## FIR_low_pass_filter
module FIR_low_pass_filter(
	input clk,
	input rst,
	input [7:0]FIR_IN,
	output reg [16:0]FIR_OUT
);
Size in the first run: ~1300 cells after synthesis, ~200 flip-flops, ~27 I/O pins, roughly 15000 um2 of cells after synthesis.
clock: 3.05 ns
lec_check: 0
cap_margin: 20
core_margin: 2
core_utilization: 72
cts_cluster_diameter: 26
place_density_lb_addon: 0.01
setup_slack_margin: 0.88
slew_margin: 20
run.sh (not shown) runs the stock make flow with config.mk's settings and CLKGATE_MAP_FILE=.
The starting point died in 5_1_grt on DPL-0038.
Then changed:
Settings changed: CORE_UTILIZATION 72 to 35, CTS_CLUSTER_DIAMETER 26 to not set, PLACE_DENSITY_LB_ADDON 0.01 to not set, SETUP_SLACK_MARGIN 0.88 to not set.
Clock period 3.05 ns to 11.1 ns, I/O delays scaled along.
=> The new run completed without violations; synthesized area is unchanged; synthesized cell count stays the same; die area rises by 100%.
Then changed:
Settings changed: CORE_UTILIZATION 35 to 71, CTS_CLUSTER_DIAMETER set to 372.
The new run ran to the end with no violations.
Non-clock buffer count is unchanged.
Area after synthesis is unchanged.
Maximum frequency rose by about 0.8%.
Core utilization rose by 39 points.
Final cell count went down by about 14%.
Die area goes down by 50%.
Clock-buffer cell count went down by 4.
Then changed:
Settings changed: CORE_UTILIZATION 71 to 72, CTS_CLUSTER_DIAMETER 372 to not set, PLACE_DENSITY set to 0.35, SETUP_SLACK_MARGIN set to 0.88.
Clock period 11.1 ns to 3.05 ns, I/O delays scaled along.
After rerunning:
- The new run stopped in 5_1_grt, error DPL-0038
- synthesized cell count does not change
- die size goes down by 1.3%
- synthesized area stays the same
Then changed:
Settings changed: ABC_AREA set to 1, PLACE_DENSITY 0.35 to not set, SETUP_SLACK_MARGIN 0.88 to not set.
Clock period 3.05 ns to 5.39 ns, I/O delays scaled along.
What happened: The changed run completed without violations. Synthesized cell count goes up by 27%. Synthesized area goes up by 6.4%. Die size goes up by 6.2%.


Starting RTL as in the previous note.
clock: 3.77 ns
lec_check: 0
cap_margin: 20
core_margin: 2
core_utilization: 72
cts_cluster_size: 49
hold_slack_margin: 0.29
place_density_lb_addon: 0.0
setup_slack_margin: 1.07
slew_margin: 20
tns_end_percent: 5
The starting point finished but failed the layout checks on negative setup slack.
==> next run, changes <==
CORE_UTILIZATION = 40   (was 72)
CTS_CLUSTER_SIZE = not set   (was 49)
HOLD_SLACK_MARGIN = not set   (was 0.29)
PLACE_DENSITY_LB_ADDON = not set   (was 0.0)
SETUP_SLACK_MARGIN = not set   (was 1.07)
TNS_END_PERCENT = not set   (was 5)
clock period = 7.0 ns   (was 3.77 ns; I/O delays follow)
After rerunning: The changed run produced a clean layout; fmax goes down by 3.9%; core utilization drops by 45 points; synthesized area stays the same; sequential cell count does not change; critical path depth rises by 2; clock skew is about the same.


Starting RTL as in the previous note.
==> flow/design.v (excerpt) <==
module FIR_low_pass_filter(
	input clk,
	input rst,
	input [7:0]FIR_IN,
	output reg [16:0]FIR_OUT
);
clock: 3.33 ns
lec_check: 0
abc_area: 1
cap_margin: 5
core_aspect_ratio: 0.95
core_margin: 2
core_utilization: 72
cts_cluster_diameter: 191
cts_cluster_size: 71
hold_slack_margin: 0.29
place_density_lb_addon: 0.08
setup_slack_margin: 0.37
slew_margin: 20
The first run produced a layout that fails on setup timing.
Next try:
- CAP_MARGIN: 5 -> 20
- CORE_ASPECT_RATIO: 0.95 -> unset
- CTS_CLUSTER_DIAMETER: 191 -> unset
- CTS_CLUSTER_SIZE: 71 -> unset
- HOLD_SLACK_MARGIN: 0.29 -> unset
- PLACE_DENSITY_LB_ADDON: 0.08 -> 0.2
- SETUP_SLACK_MARGIN: 0.37 -> 1.01
- clock period: 3.33 -> 3.84 ns (I/O delays scaled with it)
The changed run produced a layout that fails on setup timing.
First-iteration DRC count came out higher by 120%.
Cell count came out higher by 1.4%.
Utilization came out higher by 4.8 points.
Synthesized cell count stays the same.
Design area came out higher by 4.6%.
Next try:
- PLACE_DENSITY_LB_ADDON: 0.2 -> 0.19
- SETUP_SLACK_MARGIN: 1.01 -> 1.14
The new run completed, yet does not pass: setup timing.
Routed wire length went up by 3.2%.
Non-clock buffer count went down by 10.
Final area went up by 1.6%.
First-iteration DRC count went down by 1.6%.
Worst hold slack degrades by 0.028 ns.
Flip-flop count stays the same.
Via count went up by 1.9%.
Register-to-register slack degrades by 0.09 ns.
Worst setup slack degrades by 0.089 ns.


Setup of run A:
FIR_low_pass_filter again, from the RTL that the note above started with.
clock: 3.42 ns
lec_check: 0
abc_area: 1
cap_margin: 5
core_aspect_ratio: 0.95
core_margin: 2
core_utilization: 72
cts_cluster_diameter: 191
cts_cluster_size: 71
hold_slack_margin: 0.29
place_density_lb_addon: 0.2
setup_slack_margin: 0.37
slew_margin: 20
Completing all stages was not enough for run A: its layout failed the final checks because of setup timing.
--- input diff run A..run B ---
- CTS_CLUSTER_SIZE: 71 -> unset
- CTS_CLUSTER_DIAMETER: 191 -> unset
- HOLD_SLACK_MARGIN: 0.29 -> unset
- CAP_MARGIN: 5 -> 20
- CORE_ASPECT_RATIO: 0.95 -> unset
- SETUP_SLACK_MARGIN: 0.37 -> -0.16
- the clock period (ns, I/O delays scaled along): 3.42 -> 3.57
Although it ran to completion, run B produced a layout that fails the final checks because of setup timing. Run B against run A: count of cell instances traversed by the critical path now sits higher, arrival time of data at the critical path endpoint now sits higher. Summary of the comparison: via count of the first global-routing pass is lower in run B, relative to run A. Compared with run A, in run B clock period minus final worst setup slack increased 0.17 ns, clock skew dropped 0.0080 ns. Taking run B as 1.0, run A lands at 1.5 on layout buffer count excluding clock buffers. Data required time of the critical path in run B is 0.15 ns above run A. Looking at first-pass GRT wire length across run A and run B, the one that comes out higher is run A.
The following lists how run C was set up differently from run B:
- a deleted ABC_AREA that had been 1
- a deleted SETUP_SLACK_MARGIN that had been -0.16
- a deleted PLACE_DENSITY_LB_ADDON that had been 0.2
- a change of CORE_UTILIZATION from 72 to 40
- a change of the clock period (ns, I/O delays scaled along) from 3.57 to 4.56
[summary]
- Run C: no failed stages, no open violations at the end
- Floorplan check, run C vs run B: die outline larger in run C
- Between run C and run B, the difference in flip-flop count is negligible.
- Compare run C and run B | clock-buffer cell count lower: run B
- Against run B, run C reports a final instance area that is lower.
- Detailed route, run C vs run B: via total lower for run C
- Sort run C and run B by synthesized area per cell desc -> top: run C
Setup changes, run C to run D
- putting CTS_CLUSTER_DIAMETER at 393 where nothing was set
- putting PLACE_DENSITY at 0.87 where nothing was set
- putting CTS_CLUSTER_SIZE at 98 where nothing was set
- swapping 4.56 for 7.0 in the clock period (ns, I/O delays scaled along)
- The first-pass GRT wire length number comes out lower for run C vs run D.
- Diff run C..run D | clock insertion delay at the later pin of the skew report | negligible
- From run C to run D the numbers moved as follows: routability congestion estimate went down; clock-buffer cell count rose by 2; non-clock buffer count fell by about 13%; final cell count essentially unchanged; global-route met3 utilization +1.5 points.
- Post-detailed-route via-to-cell ratio was lower in run C than in run D.
--- input diff run D..run E ---
- putting ABC_AREA at 0 where nothing was set
- putting TNS_END_PERCENT at 35 where nothing was set
- swapping 20 for 0 in SLEW_MARGIN
- swapping 0.87 for 0.41 in PLACE_DENSITY
- swapping 40 for 64 in CORE_UTILIZATION
- swapping 393 for 323 in CTS_CLUSTER_DIAMETER
- putting CORE_ASPECT_RATIO at 0.5 where nothing was set
- putting SETUP_SLACK_MARGIN at -0.69 where nothing was set
==> comparison <==
- Required arrival time at the worst endpoint: run D vs run E — no meaningful difference
- Count of clock-net buffers in the final layout: run E and run D compared, lower one is run E
- Sort run E and run D by data arrival at the endpoint of the critical path desc -> top: run D
- Looking at routed length on met2, run E sits about 16% lower than run D does.
The inputs of run F differ from those of run E as listed below.
- clearing ABC_AREA, which used to be 0
- swapping 0.41 for 0.42 in PLACE_DENSITY
- clearing CORE_ASPECT_RATIO, which used to be 0.5
- swapping 98 for 95 in CTS_CLUSTER_SIZE
- clearing SETUP_SLACK_MARGIN, which used to be -0.69
- swapping 35 for 15 in TNS_END_PERCENT
- swapping 323 for 331 in CTS_CLUSTER_DIAMETER
- swapping 64 for 55 in CORE_UTILIZATION
- swapping 0 for 20 in SLEW_MARGIN
## What came out
- Between run E and run F, maximum number of pins on one net before global-route repair increased.
- Run F vs run E on detailed-router iteration count before antenna repair: run F is the lower one.
- Run F against run E; final-layout fill cell count is up by more than a quarter.
- Reported for run E and run F, number of slew-limit violations in the final report turned out identical to the last digit.
- Compared with run E, in run F final critical path time including I/O delays and setup -0.049 ns, data arrival time of the worst path -0.07 ns, final count of hold timing violations ~0 delta, met3 usage -4.2 points.
- Between run E and run F, wire length is higher for run F, run E comes in under that.
- Summary of the comparison: utilization is lower in run F, relative to run E.
